== red ==
## alu_top
module alu_top(clk, a, b, op, out, carry_out, over_flow, zero);
==> flow/config.mk <==
export PLATFORM = sky130hd
export DESIGN_NAME = alu_top
export DESIGN_NICKNAME = alu_top
export VERILOG_FILES = /design/flow/design.v
export SDC_FILE = /design/flow/constraint.sdc
export NUM_CORES = 4
export LEC_CHECK = 0
export ABC_AREA = 0
export CAP_MARGIN = 35
export CELL_PAD_IN_SITES_DETAIL_PLACEMENT = 0
export CELL_PAD_IN_SITES_GLOBAL_PLACEMENT = 0
export CORE_ASPECT_RATIO = 1.76
export CORE_MARGIN = 8
export CORE_UTILIZATION = 52
export CTS_CLUSTER_DIAMETER = 397
export CTS_CLUSTER_SIZE = 100
export GPL_ROUTABILITY_DRIVEN = 0
export MAX_ROUTING_LAYER = met4
export PLACE_DENSITY = 0.54
export SETUP_SLACK_MARGIN = -0.23
export SLEW_MARGIN = 20
export TNS_END_PERCENT = 50
==> flow/constraint.sdc <==
create_clock -name core_clock -period 14.1 [get_ports {clk}]
set_input_delay 2.8200 -clock core_clock [delete_from_list [all_inputs] [get_ports {clk}]]
set_output_delay 2.8200 -clock core_clock [all_outputs]
set_load 0.01 [all_outputs]
run.sh (not shown) runs the stock make flow with config.mk's settings and CLKGATE_MAP_FILE=.
red reached the end of the flow, and the finished layout is clean on the timing, DRC and antenna checks.
Here is what was changed in the inputs of blue compared with red.
# red
export LEC_CHECK = 0
export ABC_AREA = 0
export CAP_MARGIN = 35
export CELL_PAD_IN_SITES_DETAIL_PLACEMENT = 0
export CELL_PAD_IN_SITES_GLOBAL_PLACEMENT = 0
export CORE_ASPECT_RATIO = 1.76
export CORE_MARGIN = 8
export CORE_UTILIZATION = 52
export CTS_CLUSTER_DIAMETER = 397
export CTS_CLUSTER_SIZE = 100
export GPL_ROUTABILITY_DRIVEN = 0
export MAX_ROUTING_LAYER = met4
export PLACE_DENSITY = 0.54
export SETUP_SLACK_MARGIN = -0.23
export SLEW_MARGIN = 20
export TNS_END_PERCENT = 50
create_clock -name core_clock -period 14.1 [get_ports {clk}]
# blue
export LEC_CHECK = 0
export ABC_AREA = 0
export CAP_MARGIN = 20
export CELL_PAD_IN_SITES_DETAIL_PLACEMENT = 0
export CELL_PAD_IN_SITES_GLOBAL_PLACEMENT = 0
export CORE_ASPECT_RATIO = 1.76
export CORE_MARGIN = 2
export CORE_UTILIZATION = 72
export CTS_CLUSTER_DIAMETER = 139
export CTS_CLUSTER_SIZE = 20
export GPL_ROUTABILITY_DRIVEN = 0
export MAX_ROUTING_LAYER = met4
export PLACE_DENSITY_LB_ADDON = 0.16
export SETUP_SLACK_MARGIN = -0.37
export SLEW_MARGIN = 20
export TNS_END_PERCENT = 50
create_clock -name core_clock -period 13.5 [get_ports {clk}]
### Flow results
- blue: it failed with a tool error in global routing (5_1_grt), so there are no final results.
- blue vs red — core area dropped by more than a quarter
- Diff blue..red | and-or/or-and share of the synthesized area | unchanged
- Looking only at post-cts repair resize count, and setting everything else aside, the lower value of blue and red goes to blue.

Setup of lagoon:
The RTL this note starts from:
==> flow/design.v <==
module alu_top(clk, a, b, op, out, carry_out, over_flow, zero);
input clk;
input [31:0] a, b;
input [2:0] op;
output reg [31:0] out;
output reg carry_out, over_flow, zero;
reg [31:0] a_r, b_r;
reg [2:0] op_r;
wire [31:0] alu_out;
wire alu_carry_out, alu_over_flow, alu_zero;
ALU alu_core(a_r, b_r, op_r, alu_out, alu_carry_out, alu_over_flow, alu_zero);
always @(posedge clk) begin
	a_r <= a;
	b_r <= b;
	op_r <= op;
	out <= alu_out;
	carry_out <= alu_carry_out;
	over_flow <= alu_over_flow;
	zero <= alu_zero;
end
endmodule

module xorgate(a, b, out);
output[31:0] out;
input wire[31:0] a, b;
generate  
genvar index;
for (index = 0; index<32; index = index + 1)
	begin: xorgen
		xor xor1(out[index], a[index], b[index]);
	end
endgenerate
endmodule
module andgate(a, b, out);
output[31:0] out;
input[31:0] a, b;
generate  
genvar index;
for (index = 0; index<32; index = index + 1)
	begin: andgen
		and and1(out[index], a[index], b[index]);  
	end
endgenerate
endmodule
module orgate(a, b, out);
output[31:0] out;
input[31:0] a, b;
generate  
genvar index;
for (index = 0; index<32; index = index + 1)
	begin: orgen
		or or1(out[index], a[index], b[index]);
	end
endgenerate
endmodule
module adder(sum, carryout, a, b, carryin);
output sum, carryout;
input a, b, carryin;
xor sumbit(sum, a, b, carryin);
and bc(b_c, b, carryin);
and ac(a_c, a, carryin);
and ab(a_b, a, b);
or cout(carryout, b_c, a_c, a_b);
endmodule
module adder32Bit(addo, carryout, over_flow, A, B, carry_in);
output[31:0] addo;  
output carryout;  
output over_flow;  
input[31:0] A;  
input[31:0] B;  
input carry_in;
wire[31:0] carry_oarray;
adder adder_init (addo[0], carry_oarray[0], A[0], B[0], carry_in);
adder adder1 (addo[1], carry_oarray[1], A[1], B[1], carry_oarray[0]);
generate  
genvar index;
for (index = 2; index<32; index = index + 1)
	begin: add32b
	adder addergen (addo[index], carry_oarray[index], A[index], B[index], carry_oarray[index-1]);
	end
endgenerate
assign carryout = carry_oarray[31];
wire abxor, abcoutxor;
xor xor1(abxor, A[31], B[31]);
xor xor2(abcoutxor, carryout, abxor);
xor xor3(over_flow, addo[31], abcoutxor);
endmodule 
module slt(sum, overflow, slto);
input[31:0] sum;
input overflow;
output slto;
xor slt_xor(slto, sum[31], overflow);
endmodule
module structuralMultiplexer(out, mux_command, ando, oro, xoro, addo, slto);
output[31:0] out;
input[2:0] mux_command;  
input[31:0] ando;  
input[31:0] oro;  
input[31:0] xoro;  
input[31:0] addo;  
input slto;  
wire[2:0] inv_command;
wire[31:0] enableand, enableor, enablexor, enableadd;  
wire enableslt;  
not notCommand0(inv_command[0], mux_command[0]);  
not notCommand1(inv_command[1], mux_command[1]);
not notCommand2(inv_command[2], mux_command[2]);
and slt_and(enableslt, slto, inv_command[2], mux_command[1], inv_command[0]);
generate
genvar index;
for (index = 0; index<32; index = index + 1)
	begin: muxgen 
		and ando_and(enableand[index], ando[index], inv_command[2], mux_command[1], mux_command[0]);  
		and oro_and(enableor[index], oro[index], mux_command[2], inv_command[1], inv_command[0]);  
		and xoro_and(enablexor[index], xoro[index], inv_command[2], inv_command[1], mux_command[0]);  
		and addo_and(enableadd[index], addo[index], inv_command[2], inv_command[1], inv_command[0]);  
		or or1(out[index], enableand[index],  enableor[index], enablexor[index], enableadd[index], enableslt);  
	end
endgenerate
endmodule
module LUT(mux_command, a_inv, b_inv, carry_in, allow_overflow, addr);
output reg[2:0] mux_command;
output reg a_inv;
output reg b_inv;
output reg carry_in;
output reg allow_overflow;
input[2:0] addr;
always @ (addr) begin
	case(addr)
	3'd0: begin mux_command = 3'b000; a_inv = 0; b_inv = 0; carry_in = 0; allow_overflow = 1; end  
	3'd1: begin mux_command = 3'b000; a_inv = 0; b_inv = 1; carry_in = 1; allow_overflow = 1; end  
	3'd2: begin mux_command = 3'b001; a_inv = 0; b_inv = 0; carry_in = 0; allow_overflow = 1; end  
	3'd3: begin mux_command = 3'b010; a_inv = 0; b_inv = 1; carry_in = 1; allow_overflow = 0; end  
	3'd4: begin mux_command = 3'b011; a_inv = 0; b_inv = 0; carry_in = 0; allow_overflow = 1; end  
	3'd6: begin mux_command = 3'b011; a_inv = 1; b_inv = 1; carry_in = 0; allow_overflow = 1; end  
	3'd7: begin mux_command = 3'b100; a_inv = 0; b_inv = 0; carry_in = 0; allow_overflow = 1; end  
	3'd5: begin mux_command = 3'b100; a_inv = 1; b_inv = 1; carry_in = 0; allow_overflow = 1; end  
default: $display("Please check inputs");
endcase
end
endmodule
module ALU(a, b, addr, out, carry_out, over_flow, zero);
input[31:0] a, b;
input[2:0] addr;  
output[31:0] out;
output carry_out, over_flow, zero;
wire carry_in, b_inv;  
wire a_inv, allow_overflow;  
wire[2:0] mux_command;
wire[31:0] A, B;  
wire[31:0] addo, xoro, ando, oro;
wire slto;
LUT lookuptable(mux_command, a_inv, b_inv, carry_in, allow_overflow, addr);
generate
genvar index;
for (index = 0; index<32; index = index + 1)
	begin: abinv_gen
		xor a_invgen(A[index], a[index], a_inv);  
		xor b_invgen(B[index], b[index], b_inv);  
	end
endgenerate
andgate and_gate(A, B, ando);  
orgate or_gate(A, B, oro);  
xorgate xor_gate(A, B, xoro);  
adder32Bit add_gate(addo, carry_out, over_flow, A, B, carry_in);  
slt slt_gate(addo, over_flow, slto);
and allowoverflow_and(overflow, over_flow, allow_overflow);
structuralMultiplexer mux_structure(out, mux_command, ando, oro, xoro, addo, slto);
wire[31:0] equal;
generate  
genvar index1;
for (index1 = 0; index1 <32; index1 = index1+1)begin
                nor nor1(equal[index1], out[index1], 0);
end
endgenerate
and and1(zero, equal[0], equal[1], equal[2], equal[3],equal[4],equal[5],equal[6],equal[7],equal[8],equal[9],equal[10],equal[11],equal[12],equal[13],equal[14],equal[15],equal[16],equal[17],equal[18],equal[19],equal[20],equal[21],equal[22],equal[23],equal[24],equal[25],equal[26],equal[27],equal[28],equal[29],equal[30],equal[31]);
endmodule
clock: 14.1 ns
lec_check: 0
abc_area: 1
cap_margin: 20
cell_pad_in_sites_detail_placement: 2
cell_pad_in_sites_global_placement: 3
core_aspect_ratio: 1.76
core_margin: 8
core_utilization: 36
cts_cluster_diameter: 397
cts_cluster_size: 85
gpl_routability_driven: 0
hold_slack_margin: 0.06
max_routing_layer: met4
place_density_lb_addon: 0.27
setup_slack_margin: 2.5
slew_margin: 35
tns_end_percent: 50
lagoon completed; timing, DRC and antenna clean
> inputs changed (lagoon -> pepper)
==> flow/config.mk <==
export PLATFORM = sky130hd
export DESIGN_NAME = alu_top
export DESIGN_NICKNAME = alu_top
export VERILOG_FILES = /design/flow/design.v
export SDC_FILE = /design/flow/constraint.sdc
export NUM_CORES = 4
export LEC_CHECK = 0
export CAP_MARGIN = 20
export CORE_MARGIN = 2
export CORE_UTILIZATION = 40
export SLEW_MARGIN = 20
==> flow/constraint.sdc <==
create_clock -name core_clock -period 14.2 [get_ports {clk}]
set_input_delay 2.8400 -clock core_clock [delete_from_list [all_inputs] [get_ports {clk}]]
set_output_delay 2.8400 -clock core_clock [all_outputs]
set_load 0.01 [all_outputs]
## What came out
Against lagoon, pepper reports a post-route fraction of the period consumed by the critical path that is higher. Endpoint required time on the critical path in pepper is 0.10 ns above lagoon. pepper against lagoon; area of the multi-input gates is up by a few percent. pepper vs. lagoon: routed wire length shows a reduction of 23%, part of the total power dissipated in combinational logic shows a reduction of 0.8 points, endpoint arrival time on the critical path shows an increase of 0.92 ns, global-route wire length before repair shows a reduction of 22%, core utilization shows an increase of 4.6 points. Between lagoon and pepper, the flow reports maximum number of pins on one net before global-route repair increasing by more than half. Via count of the first global-routing pass (pepper over lagoon): decrease, 946. Against lagoon, the final cell area of pepper is higher.
Here is what was changed in the inputs of maple compared with pepper.
-- flow/config.mk --
<<< pepper, line 10
export CORE_UTILIZATION = 40
>>> maple, line 10
export CORE_UTILIZATION = 58
==> flow/constraint.sdc <==
create_clock -name core_clock -period 7.88 [get_ports {clk}]
set_input_delay 1.5760 -clock core_clock [delete_from_list [all_inputs] [get_ports {clk}]]
set_output_delay 1.5760 -clock core_clock [all_outputs]
set_load 0.01 [all_outputs]
Findings:
Final checks on maple, whose flow otherwise completed, came back failing, citing setup timing. Summary: with pepper as the reference, number of rows created at floorplan in maple moved down by more than 10%. Per the comparison of maple with pepper, via count of the first global-routing pass rose 593, all-layer global routing usage rose 11 points, area added between synthesis and finish rose 5.9 points. Relative to pepper, the final standard cell area without fillers measured on maple has increased by a few percent. Final-stage net count (higher): maple. Going from pepper to maple, the final tally of setup violations was found to have gone up by 35. In maple, the overall via count from detail_route came out 9.1% above the value in pepper. Taking pepper as the reference, in maple final total power now sits higher; H-tree depth now sits at about the same level.
Power and IR drop assume default switching activity.
